## juniper
// synch_fifo
module synch_fifo #(
    parameter   FIFO_WIDTH = 32,                       
    parameter   FIFO_DEPTH = 16,                       
    parameter   FIFO_PTR = 4                           
) (
    input       clk,                                   
    input       rst_n,                                 
    input       fifo_wren,                             
    input       fifo_rden,                             
    input       [FIFO_WIDTH-1:0] fifo_wrdata,          
    output reg  [FIFO_WIDTH-1:0] fifo_rddata,          
    output      fifo_full,                             
    output      fifo_empty,                            
    output      [FIFO_PTR:0] fifo_room_avail,          
    output      [FIFO_PTR:0] fifo_data_avail           
);
For scale: about 560 flip-flops, about 80 I/O pins.
==> flow/config.mk <==
export PLATFORM = sky130hd
export DESIGN_NAME = synch_fifo
export DESIGN_NICKNAME = synch_fifo
export VERILOG_FILES = /design/flow/design.v
export SDC_FILE = /design/flow/constraint.sdc
export NUM_CORES = 4
export LEC_CHECK = 0
export CAP_MARGIN = 20
export CORE_MARGIN = 2
export CORE_UTILIZATION = 68
export SETUP_SLACK_MARGIN = 1.87
export SLEW_MARGIN = 20
==> flow/constraint.sdc <==
create_clock -name core_clock -period 6.48 [get_ports {clk}]
set_input_delay 1.2960 -clock core_clock [delete_from_list [all_inputs] [get_ports {clk}]]
set_output_delay 1.2960 -clock core_clock [all_outputs]
set_load 0.01 [all_outputs]
run.sh (not shown) runs the stock make flow with config.mk's settings and CLKGATE_MAP_FILE=.
The inputs of harbor differ from those of juniper as listed below.
diff --git a/flow/config.mk b/flow/config.mk
--- a/flow/config.mk
+++ b/flow/config.mk
@@ -10,2 +10 @@
-export CORE_UTILIZATION = 68
-export SETUP_SLACK_MARGIN = 1.87
+export CORE_UTILIZATION = 40
==> flow/constraint.sdc <==
create_clock -name core_clock -period 10.0 [get_ports {clk}]
set_input_delay 2.0000 -clock core_clock [delete_from_list [all_inputs] [get_ports {clk}]]
set_output_delay 2.0000 -clock core_clock [all_outputs]
set_load 0.01 [all_outputs]
Findings:
harbor completed every stage of the flow, and the final layout passed the timing, DRC and antenna checks. Delay of the slowest cell on the worst path: harbor > juniper. Diff juniper -> harbor: layout buffer count excluding clock buffers saw an increase; combinational logic power saw a decrease. ~same latest clock arrival within the worst-skew pair in harbor and juniper. Reported for harbor and juniper, synthesized cell count turned out identical to the last digit. Diff harbor and juniper: clock share of power higher in harbor. Route | harbor vs juniper | wire longer in harbor. A capture point of the worst path of mem[13][14] is what juniper shows, while mem[13][9] belongs to harbor. Side by side, final core utilization turned out lower in harbor than in juniper.
diff inputs: harbor => yarrow
==> flow/constraint.sdc <==
create_clock -name core_clock -period 4.95 [get_ports {clk}]
set_input_delay 0.9900 -clock core_clock [delete_from_list [all_inputs] [get_ports {clk}]]
set_output_delay 0.9900 -clock core_clock [all_outputs]
set_load 0.01 [all_outputs]
Notes after the runs:
yarrow completed every stage of the flow, and the final layout passed the timing, DRC and antenna checks.
harbor did not stop at any stage, and its layout met the timing, DRC and antenna checks.
Setup slack after layout: yarrow and harbor compared, lower one is yarrow
Per the comparison of yarrow with harbor, wire length of the first global-routing pass now sits higher; share of power burned in the clock network now sits higher.
Of yarrow and harbor, it is yarrow that has the lower sequential share of layout area.
The cell area reported after detailed placement reported for yarrow is greater than that of harbor by about 0.9%.
Between yarrow and harbor, the utilization is higher for yarrow.
Post-route clock period utilization was lower in the run labelled harbor.
Diff yarrow and harbor: routed wire length lower in harbor
The instance count on the critical path reported for yarrow is greater than that of harbor by 2.
harbor reports its type of the worst setup path as in -> reg while yarrow reports reg -> reg.
yarrow against harbor; number of global-route vias before repair is down slightly.
The inputs of fjord differ from those of yarrow as listed below.
diff --git a/flow/config.mk b/flow/config.mk
--- a/flow/config.mk
+++ b/flow/config.mk
@@ -8 +8 @@
-export CAP_MARGIN = 20
+export CAP_MARGIN = 35
@@ -10,0 +11,2 @@
+export GPL_ROUTABILITY_DRIVEN = 0
+export SETUP_SLACK_MARGIN = 0.03
==> flow/constraint.sdc <==
create_clock -name core_clock -period 3.7 [get_ports {clk}]
set_input_delay 0.7400 -clock core_clock [delete_from_list [all_inputs] [get_ports {clk}]]
set_output_delay 0.7400 -clock core_clock [all_outputs]
set_load 0.01 [all_outputs]
Findings:
- fjord: PASS, flow complete, no timing, DRC or antenna violations
- fjord against yarrow: final cycle utilization of the critical path rose by 13 points; final cell count without fillers rose about 0.6%; cell area rose by 110 sq um; worst hold slack higher.
- fjord against yarrow: end-of-flow core utilization +0.16 points; relative contribution of combinational cells to total power +1.6 points; number of max-cap violations ~0 delta; share of final layout cell area taken by clock buffers and inverters -0.62 points.
- In the metrics for fjord and yarrow, the one carrying the higher total power is fjord.
- Highest achievable clock rate went up by more than 10% going from yarrow to fjord.

========
umber:
synch_fifo again, from the RTL that the note above started with.
make LEC_CHECK=0 ABC_AREA=1 CAP_MARGIN=0 CORE_MARGIN=2 CORE_UTILIZATION=72 CTS_CLUSTER_DIAMETER=356 CTS_CLUSTER_SIZE=98 SETUP_SLACK_MARGIN=0.66 SLEW_MARGIN=20 finish   # period 2.75 ns
umber did not finish: a tool error stopped it during global routing (5_1_grt).
Input changes introduced in xenon (baseline for comparison: umber):
- CAP_MARGIN: 0 -> 20
- CTS_CLUSTER_SIZE: 98 -> 15
- SETUP_SLACK_MARGIN: 0.66 -> 0.67
- PLACE_DENSITY: unset -> 0.42
- CTS_CLUSTER_DIAMETER: 356 -> 200
Results
xenon: post-DP HPWL is 0.53% lower than what umber reported.
Between umber and xenon, the difference in placed standard-cell area is negligible.
Going from umber to xenon, the worst slack at placement was found to have gone down by 0.067 ns.
No final results exist for xenon, since it was stopped by error GRT-0232 during global routing (5_1_grt).
When xenon is set beside umber, its number of clock buffers inserted by TritonCTS turns out to be 34 larger.
Min final estimated routing congestion in global placement across umber and xenon: xenon
### xenon -> indigo
- SETUP_SLACK_MARGIN now 0.42, was 0.67
- PLACE_DENSITY now 0.37, was 0.42
- CTS_CLUSTER_DIAMETER now 27, was 200
- ABC_AREA no longer set, was 1
- HOLD_SLACK_MARGIN now -0.09, previously not set
### Flow results
Seen in the log of indigo: DPL-0033 during global routing (5_1_grt), after which the run never completed. Xor/xnor share of the synthesized area: indigo vs xenon, no meaningful difference. Number of gates given a new drive strength after cts went down by more than 10% going from xenon to indigo. Per the comparison of indigo with xenon, total placed cells including tap cells went down about 32%, synthesized cell count went down 39%, area after synthesis went up 2.6%.
What nickel does differently from indigo at the input level:
- HOLD_SLACK_MARGIN no longer set, was -0.09
- CAP_MARGIN now 0, was 20
- CTS_CLUSTER_DIAMETER no longer set, was 27
- ABC_AREA now 1, previously not set
- PLACE_DENSITY no longer set, was 0.37
- SETUP_SLACK_MARGIN now 0.27, was 0.42
- CTS_CLUSTER_SIZE now 10, was 15
==> results <==
- Diff nickel and indigo: total standard cell area after synthesis higher in indigo
- nickel completed end to end with timing, DRC and antenna clean.
- Floorplan die width, nickel and indigo: higher on indigo
- Against indigo, chip area in nickel fell by a few percent.
- The synthesized cell count in nickel was higher than what indigo gave.
- Lower synthesized chip area reported by yosys was reported by nickel, not indigo.
- Sort nickel and indigo by HPWL after detailed placement asc -> top: indigo
- Diff indigo -> nickel | number of cell rows | decrease of 1
- Cmp nickel and indigo / cell area after placement / higher: indigo
- Between indigo and nickel, the deepest clock path buffer count figures differ only marginally.
- Final weighted congestion in routability-driven placement grows by a few percent when moving from indigo to nickel.
- | number of post-CTS setup repair buffers | nickel vs indigo | 57 lower |

========
synch_fifo again, from the RTL that the note above started with.
Settings: LEC_CHECK=0, ABC_AREA=1, CAP_MARGIN=20, CORE_MARGIN=2, CORE_UTILIZATION=68, SLEW_MARGIN=20; clock period 7.16 ns.
Next try:
--- a/flow/config.mk
+++ b/flow/config.mk
@@ -8,2 +8 @@
-export ABC_AREA = 1
-export CAP_MARGIN = 20
+export CAP_MARGIN = 5
@@ -11 +10,5 @@
-export CORE_UTILIZATION = 68
+export CORE_UTILIZATION = 72
+export CTS_CLUSTER_DIAMETER = 96
+export CTS_CLUSTER_SIZE = 15
+export HOLD_SLACK_MARGIN = -0.09
+export SETUP_SLACK_MARGIN = 0.42
==> flow/constraint.sdc (replaced) <==
create_clock -name core_clock -period 2.76 [get_ports {clk}]
set_input_delay 0.5520 -clock core_clock [delete_from_list [all_inputs] [get_ports {clk}]]
set_output_delay 0.5520 -clock core_clock [all_outputs]
set_load 0.01 [all_outputs]
=> Cell count decreases by about 30%; area after synthesis goes up by 2.6%; design area came out higher by about 8%.
Next try:
--- a/flow/config.mk
+++ b/flow/config.mk
@@ -8 +8,2 @@
-export CAP_MARGIN = 5
+export ABC_AREA = 1
+export CAP_MARGIN = 20
@@ -11,5 +12,5 @@
-export CTS_CLUSTER_DIAMETER = 96
-export CTS_CLUSTER_SIZE = 15
-export HOLD_SLACK_MARGIN = -0.09
-export SETUP_SLACK_MARGIN = 0.42
-export SLEW_MARGIN = 20
+export CTS_CLUSTER_DIAMETER = 199
+export CTS_CLUSTER_SIZE = 14
+export PLACE_DENSITY_LB_ADDON = 0.14
+export SETUP_SLACK_MARGIN = 0.38
+export SLEW_MARGIN = 40
==> flow/constraint.sdc (replaced) <==
create_clock -name core_clock -period 2.75 [get_ports {clk}]
set_input_delay 0.5500 -clock core_clock [delete_from_list [all_inputs] [get_ports {clk}]]
set_output_delay 0.5500 -clock core_clock [all_outputs]
set_load 0.01 [all_outputs]
- The changed run completed without violations
- count of clock-buffer cells in the layout rises by 12
- register-to-register slack gains 90 ps
- synthesized cell count went up by well over a third
- cell count came out higher by well over a third
- maximum frequency rose by a few percent
- routed wire length increases by a little under a tenth
- cell area is lower by a few percent
- die area drops by a few percent
Next try:
--- a/flow/config.mk
+++ b/flow/config.mk
@@ -9 +9 @@
-export CAP_MARGIN = 20
+export CAP_MARGIN = 0
@@ -12,5 +12,4 @@
-export CTS_CLUSTER_DIAMETER = 199
-export CTS_CLUSTER_SIZE = 14
-export PLACE_DENSITY_LB_ADDON = 0.14
-export SETUP_SLACK_MARGIN = 0.38
-export SLEW_MARGIN = 40
+export CTS_CLUSTER_SIZE = 10
+export PLACE_DENSITY = 0.41
+export SETUP_SLACK_MARGIN = 0.65
+export SLEW_MARGIN = 20
- The changed run aborted during global routing
- die size does not change
- synthesized area does not change
- synthesized cell count does not change
Next try:
--- a/flow/config.mk
+++ b/flow/config.mk
@@ -8,2 +8 @@
-export ABC_AREA = 1
-export CAP_MARGIN = 0
+export CAP_MARGIN = 20
@@ -11,4 +10 @@
-export CORE_UTILIZATION = 72
-export CTS_CLUSTER_SIZE = 10
-export PLACE_DENSITY = 0.41
-export SETUP_SLACK_MARGIN = 0.65
+export CORE_UTILIZATION = 19
==> flow/constraint.sdc (replaced) <==
create_clock -name core_clock -period 4.95 [get_ports {clk}]
set_input_delay 0.9900 -clock core_clock [delete_from_list [all_inputs] [get_ports {clk}]]
set_output_delay 0.9900 -clock core_clock [all_outputs]
set_load 0.01 [all_outputs]
Result: The changed run completed with no timing, DRC or antenna violations. Die area goes up to 3.8 times its value. Synthesized area goes up by a few percent. Synthesized cell count goes down by well over a third.
Next try:
--- a/flow/config.mk
+++ b/flow/config.mk
@@ -7,0 +8 @@
+export ABC_AREA = 0
@@ -10 +11,2 @@
-export CORE_UTILIZATION = 19
+export CORE_UTILIZATION = 68
+export SETUP_SLACK_MARGIN = 1.87
==> flow/constraint.sdc (replaced) <==
create_clock -name core_clock -period 7.16 [get_ports {clk}]
set_input_delay 1.4320 -clock core_clock [delete_from_list [all_inputs] [get_ports {clk}]]
set_output_delay 1.4320 -clock core_clock [all_outputs]
set_load 0.01 [all_outputs]
After rerunning: Flip-flop count is unchanged; total power came out lower by 33%; wire length fell by 12%; worst setup slack gains 1700 ps; sequential power came out lower by 31%; cell area decreases by 6.7%; combinational power goes down by 34%; cell count decreases by 37%.

========
The RTL this note starts from:
==> flow/design.v <==
`timescale 1ns / 1ps
module synch_fifo #(
    parameter   FIFO_WIDTH = 32,                       
    parameter   FIFO_DEPTH = 16,                       
    parameter   FIFO_PTR = 4                           
) (
    input       clk,                                   
    input       rst_n,                                 
    input       fifo_wren,                             
    input       fifo_rden,                             
    input       [FIFO_WIDTH-1:0] fifo_wrdata,          
    output reg  [FIFO_WIDTH-1:0] fifo_rddata,          
    output      fifo_full,                             
    output      fifo_empty,                            
    output      [FIFO_PTR:0] fifo_room_avail,          
    output      [FIFO_PTR:0] fifo_data_avail           
);
reg [FIFO_WIDTH-1:0] mem [0:FIFO_DEPTH-1];       
reg [FIFO_PTR-1:0] wr_ptr, rd_ptr;               
reg [FIFO_PTR:0] count;                          
assign fifo_data_avail = count;
assign fifo_full = (count == FIFO_DEPTH - 1);        
assign fifo_empty = (count == 0);                
assign fifo_room_avail = FIFO_DEPTH - count;
always @(posedge clk or negedge rst_n) begin
    if (!rst_n) begin
        wr_ptr <= 0;
        rd_ptr <= 0;
        count <= 0;
    end else begin
        if (fifo_wren && !fifo_full && !fifo_rden) begin
            mem[wr_ptr] <= fifo_wrdata;
            wr_ptr <= (wr_ptr + 1) % FIFO_DEPTH;
            count <= count + 1;
        end
        if (fifo_rden && !fifo_wren && !fifo_empty) begin
            fifo_rddata <= mem[rd_ptr];
            rd_ptr <= (rd_ptr + 1) % FIFO_DEPTH;
            count <= count - 1;
        end
        if (fifo_wren && fifo_rden && !fifo_full) begin
            if (fifo_empty)
                fifo_rddata <= fifo_wrdata;
            else begin
                mem[wr_ptr] <= fifo_wrdata;
                fifo_rddata <= mem[rd_ptr];
                wr_ptr <= wr_ptr + 1;
                rd_ptr <= rd_ptr + 1;
            end
        end
    end
end
endmodule
==> flow/config.mk <==
export PLATFORM = sky130hd
export DESIGN_NAME = synch_fifo
export DESIGN_NICKNAME = synch_fifo
export VERILOG_FILES = /design/flow/design.v
export SDC_FILE = /design/flow/constraint.sdc
export NUM_CORES = 4
export LEC_CHECK = 0
export CAP_MARGIN = 25
export CELL_PAD_IN_SITES_GLOBAL_PLACEMENT = 2
export CORE_MARGIN = 2
export CORE_UTILIZATION = 40
export CTS_CLUSTER_DIAMETER = 266
export GPL_ROUTABILITY_DRIVEN = 0
export GPL_TIMING_DRIVEN = 0
export HOLD_SLACK_MARGIN = 0.24
export MIN_ROUTING_LAYER = met2
export SLEW_MARGIN = 20
==> flow/constraint.sdc <==
create_clock -name core_clock -period 3.7 [get_ports {clk}]
set_input_delay 0.7400 -clock core_clock [delete_from_list [all_inputs] [get_ports {clk}]]
set_output_delay 0.7400 -clock core_clock [all_outputs]
set_load 0.01 [all_outputs]
The first run completed, yet does not pass: negative setup slack.
Next try:
- CAP_MARGIN: 25 -> 20
- CELL_PAD_IN_SITES_GLOBAL_PLACEMENT: 2 -> unset
- CORE_UTILIZATION: 40 -> 56
- CTS_CLUSTER_DIAMETER: 266 -> unset
- GPL_ROUTABILITY_DRIVEN: 0 -> unset
- GPL_TIMING_DRIVEN: 0 -> unset
- HOLD_SLACK_MARGIN: 0.24 -> unset
- MIN_ROUTING_LAYER: met2 -> unset
- clock period: 3.7 -> 5.22 ns (I/O delays scaled with it)
What happened: This time the run went through all stages and came out clean. Cell area is lower by 5.3%. Setup slack is better by 1900 ps. Clock-buffer cell count is lower by 5. Fmax is higher by 9.5%. Routed wire length is lower by 34%. Synthesized area does not change.
No activity file was given, so power comes from the tool's default toggle rates.
